## job 101
## bfp_comp
module bfp_comp (
    input logic clk,
    input logic rst,
    input logic  [63:0] s_axis_tdata,
    input logic  [ 7:0] s_axis_tkeep,
    input logic s_axis_tvalid,
    input logic s_axis_tlast,
    input logic  [31:0] s_axis_tuser,
    output logic [63:0] m_axis_tdata,
    output logic [ 7:0] m_axis_tkeep,
    output logic m_axis_tvalid,
    output logic m_axis_tlast,
    output logic [31:0] m_axis_tuser,
    input logic  [ 3:0] ctrl_ud_comp_meth,
    input logic  [ 3:0] ctrl_ud_iq_width
);
export LEC_CHECK = 0
export ABC_AREA = 1
export CAP_MARGIN = 20
export CORE_MARGIN = 5
export CORE_UTILIZATION = 58
export MAX_ROUTING_LAYER = met5
export PLACE_DENSITY = 0.6
export SLEW_MARGIN = 20
export TNS_END_PERCENT = 5
create_clock -name core_clock -period 7.74 [get_ports {clk}]
run.sh (not shown) runs the stock make flow with config.mk's settings and CLKGATE_MAP_FILE=.
The flow did not stop early for job 101: all stages ran, and the layout cleared the timing, DRC and antenna checks.
### job 101 -> job 102
- a change of CORE_MARGIN from 5 to 2
- a deleted TNS_END_PERCENT that had been 5
- a deleted ABC_AREA that had been 1
- a deleted PLACE_DENSITY that had been 0.6
- a deleted MAX_ROUTING_LAYER that had been met5
- a change of CORE_UTILIZATION from 58 to 23
- a change of the clock period (ns, I/O delays scaled along) from 7.74 to 9.59
Findings:
Job 102 against job 101: synthesized area per cell has increased, proportion of cell area spent on the clock network moved down. [job 102] number of buffers other than clock buffers in the final layout rose 10% relative to job 101. Comparing final area for job 102 and job 101, the bigger number came from job 102. Job 102 vs. job 101: largest net degree at the start of global routing went down 6.1%, sequential portion of the cell area went down 2.1 points, length of routed met3 wiring picked up an extra about 1%, required time at the endpoint of the critical path increased 1830 ps.
For job 103, these inputs were changed with respect to job 102:
- changing CORE_UTILIZATION from 23 to 68
- setting CTS_CLUSTER_DIAMETER to 97 for the first time
- changing the clock period (ns, I/O delays scaled along) from 9.59 to 5.86
The non-clock buffer count number comes out higher for job 103 vs job 102.
Diff job 103 and job 102: total number of tap cells higher in job 102
Job 103: detailed-router iteration count before antenna repair lower than job 102
For job 102, the slowest cell on the critical path was a21oi_4, unlike job 103, where it was dfxtp_1.
## Diff of input files: job 104 against job 103
- ABC_AREA: unset -> 0
- PLACE_DENSITY: unset -> 0.6
- MAX_ROUTING_LAYER: unset -> met5
- CORE_UTILIZATION: 68 -> 70
- CTS_CLUSTER_DIAMETER: 97 -> unset
- CORE_MARGIN: 2 -> 5
- the clock period (ns, I/O delays scaled along): 5.86 -> 4.42
Notes after the runs:
Job 104 ended up with a higher number of buffers and inverters on the critical path than job 103 did. Comparing job 103 and job 104, the lower post-cts sizing count is on job 103. | post-route core utilization | lower: job 103 |. Cmp job 103 and job 104 / fill cell total of the finished layout / higher: job 103. Against job 103, job 104 reports a met2 demand-to-capacity share in global routing that is higher. Job 104 vs job 103 on sequential share of layout area: job 104 is the lower one. [compare] base=job 103 new=job 104: signed area change from the synthesized netlist to the final layout climbed 2.3 points; floorplan utilization climbed 2.0 points. The flow for job 104 finished, though final verification flagged setup timing.

========
Starting RTL as in the previous note.
Settings: LEC_CHECK=0, CAP_MARGIN=20, CORE_MARGIN=2, CORE_UTILIZATION=60, SETUP_SLACK_MARGIN=1.63, SLEW_MARGIN=20; clock period 5.86 ns.
Rerun with:
- CORE_UTILIZATION: 60 -> 40
- SETUP_SLACK_MARGIN: 1.63 -> default
- clock period: 5.86 -> 8.138 ns (I/O delays scaled with it)
The changed run produced a clean layout.
Routed wire length drops slightly.
Non-clock buffer count falls by 64.
Via count fell slightly.
Sequential cell count stays the same.
First-iteration DRC count came out lower slightly.
Clock-buffer cell count is higher by 10.
Sequential power goes down by a quarter to a third.
Setup slack gets better by 640 ps.
Cell area rises slightly.
Rerun with:
- clock period: 8.138 -> 5.07 ns (I/O delays scaled with it)
The new run finished with timing, DRC and antenna clean.
Global-route usage went up by 0.43 points.
Power went up by 64%.
Synthesized area stays the same.
Wire length went up by 1.9%.
Rerun with:
- CORE_ASPECT_RATIO: default -> 1.19
- GPL_TIMING_DRIVEN: default -> 0
- SETUP_SLACK_MARGIN: default -> 0.68
- SLEW_MARGIN: 20 -> 35
- clock period: 5.07 -> 3.64 ns (I/O delays scaled with it)
Outcome: The new run completed, yet does not pass: negative setup slack; worst setup slack loses 1200 ps; flip-flop count stays the same; clock skew decreases by 11 ps; area after synthesis does not change.

========
bfp_comp again, from the RTL that the note above started with.
export LEC_CHECK = 0
export ABC_AREA = 0
export CAP_MARGIN = 20
export CORE_MARGIN = 5
export CORE_UTILIZATION = 70
export MAX_ROUTING_LAYER = met5
export PLACE_DENSITY = 0.6
export SLEW_MARGIN = 20
export TNS_END_PERCENT = 5
create_clock -name core_clock -period 8.64 [get_ports {clk}]
==> next run, changes <==
- ABC_AREA: 0 -> default
- CORE_MARGIN: 5 -> 2
- MAX_ROUTING_LAYER: met5 -> default
- PLACE_DENSITY: 0.6 -> default
- TNS_END_PERCENT: 5 -> default
- clock period: 8.64 -> 4.13 ns (I/O delays scaled with it)
Now the flow produced a layout that fails on negative setup slack.
Routed wire length rises by a few percent.
Via count rises by a few percent.
Area after synthesis stays the same.
Sequential share of layout area falls by 2.0 points.
Worst setup slack gets worse by 3.6 ns.
Cell area rises by a few percent.
Cell count rises by a few percent.
Global-route usage rises by 3.5 points.
Power rises by well over a third.
==> next run, changes <==
- CORE_UTILIZATION: 70 -> 72
- CTS_CLUSTER_DIAMETER: default -> 117
- CTS_CLUSTER_SIZE: default -> 99
- clock period: 4.13 -> 1.94 ns (I/O delays scaled with it)
The new run ended with an error in 5_1_grt.
Area after synthesis is unchanged.
Synthesized cell count is unchanged.
Die size goes down by a few percent.

========
bfp_comp again, from the RTL that the note above started with.
make LEC_CHECK=0 CAP_MARGIN=35 CELL_PAD_IN_SITES_DETAIL_PLACEMENT=2 CORE_MARGIN=2 CORE_UTILIZATION=20 GPL_ROUTABILITY_DRIVEN=1 MAX_ROUTING_LAYER=met4 PLACE_DENSITY_LB_ADDON=0.3 SETUP_SLACK_MARGIN=-0.09 SLEW_MARGIN=20 TNS_END_PERCENT=30 finish   # period 4.79 ns
The starting point ran to the end with no violations.
Next try:
ABC_AREA = 0   (was unset)
CELL_PAD_IN_SITES_DETAIL_PLACEMENT = unset   (was 2)
CORE_UTILIZATION = 34   (was 20)
GPL_ROUTABILITY_DRIVEN = unset   (was 1)
MAX_ROUTING_LAYER = unset   (was met4)
PLACE_DENSITY = 0.49   (was unset)
PLACE_DENSITY_LB_ADDON = unset   (was 0.3)
SETUP_SLACK_MARGIN = 1.98   (was -0.09)
SLEW_MARGIN = 0   (was 20)
TNS_END_PERCENT = unset   (was 30)
clock period = 7.69 ns   (was 4.79 ns; I/O delays follow)
What happened: Global-route usage is higher by 6.0 points; non-clock buffer count is lower by 165; clock skew is higher by 0.0067 ns.
Next try:
ABC_AREA = unset   (was 0)
CAP_MARGIN = 20   (was 35)
CORE_UTILIZATION = 66   (was 34)
PLACE_DENSITY = unset   (was 0.49)
SETUP_SLACK_MARGIN = unset   (was 1.98)
SLEW_MARGIN = 20   (was 0)
clock period = 4.05 ns   (was 7.69 ns; I/O delays follow)
The new run finished but fails on negative setup slack.
Wire length decreases by 7.2%.
Synthesized area stays the same.
Setup slack gets worse by 2.8 ns.
Utilization increases by 37 points.
Fmax increases by about 20%.
Next try:
CORE_UTILIZATION = 72   (was 66)
CTS_CLUSTER_DIAMETER = 117   (was unset)
TNS_END_PERCENT = 5   (was unset)
clock period = 1.94 ns   (was 4.05 ns; I/O delays follow)
Outcome: The changed run did not get past 5_1_grt with GRT-0116. Die size falls by 8.2%. Area after synthesis stays the same. Synthesized cell count is unchanged.

========
Starting RTL as in the previous note.
Settings: LEC_CHECK=0, ABC_AREA=0, CAP_MARGIN=15, CORE_MARGIN=2, CORE_UTILIZATION=70, CTS_CLUSTER_SIZE=35, HOLD_SLACK_MARGIN=0.29, MAX_ROUTING_LAYER=met5, PLACE_DENSITY=0.6, SETUP_SLACK_MARGIN=0.84, SLEW_MARGIN=20; clock period 3.47 ns.
The first run reached the layout checks and failed them: setup timing.
==> next run, changes <==
Settings changed: ABC_AREA 0 to default, CAP_MARGIN 15 to 20, CORE_UTILIZATION 70 to 40, CTS_CLUSTER_SIZE 35 to default, HOLD_SLACK_MARGIN 0.29 to default, MAX_ROUTING_LAYER met5 to default, PLACE_DENSITY 0.6 to default, SETUP_SLACK_MARGIN 0.84 to default.
Clock period 3.47 ns to 6.06 ns, I/O delays scaled along.
Now the flow went through all stages and came out clean.
Synthesized area is unchanged.
Clock-buffer cell count goes up by 15.
Core utilization decreases by 41 points.
==> next run, changes <==
Settings changed: ABC_AREA from default to 1, CORE_UTILIZATION 40 to 72, CTS_CLUSTER_SIZE from default to 15, PLACE_DENSITY_LB_ADDON from default to 0.01, SETUP_SLACK_MARGIN from default to 0.77.
Clock period 6.06 ns to 3.84 ns, I/O delays scaled along.
Outcome:
- The new run completed, yet does not pass: setup timing
- clock skew came out lower by 0.031 ns
- power increases by well over a third
- design area grows by a few percent
- final cell count rose by a few percent
- utilization grows by 39 points
- worst setup slack got worse by 1.0 ns
==> next run, changes <==
Settings changed: CAP_MARGIN 20 to 15, CTS_CLUSTER_DIAMETER from default to 215, CTS_CLUSTER_SIZE 15 to default, PLACE_DENSITY_LB_ADDON 0.01 to default, SETUP_SLACK_MARGIN 0.77 to -0.32.
Clock period 3.84 ns to 3.36 ns, I/O delays scaled along.
Result: The changed run finished with setup timing left. Routed wire length went up by 6.1%. Setup slack got worse by 0.25 ns. Utilization is lower by 0.20 points. Sequential power is higher by 14%. Cell area stays flat. Die area does not change. Area after synthesis does not change. Via count goes up by 3.4%. Flip-flop count does not change.
==> next run, changes <==
Settings changed: ABC_AREA 1 to default, CAP_MARGIN 15 to 20, CORE_UTILIZATION 72 to 62, CTS_CLUSTER_DIAMETER 215 to default, SETUP_SLACK_MARGIN -0.32 to default.
Clock period 3.36 ns to 6.06 ns, I/O delays scaled along.
After rerunning:
- This time the run passed the timing, DRC and antenna checks
- design area fell by 3.6%
- register-to-register slack is better by 1.4 ns
- first-iteration DRC count fell by 35%
- via count fell by 18%
- die size rose by 17%
- sequential power fell by 45%
- setup slack is better by 1.4 ns
- non-clock buffer count fell by 322
Power is estimated from default activity; no workload was simulated.
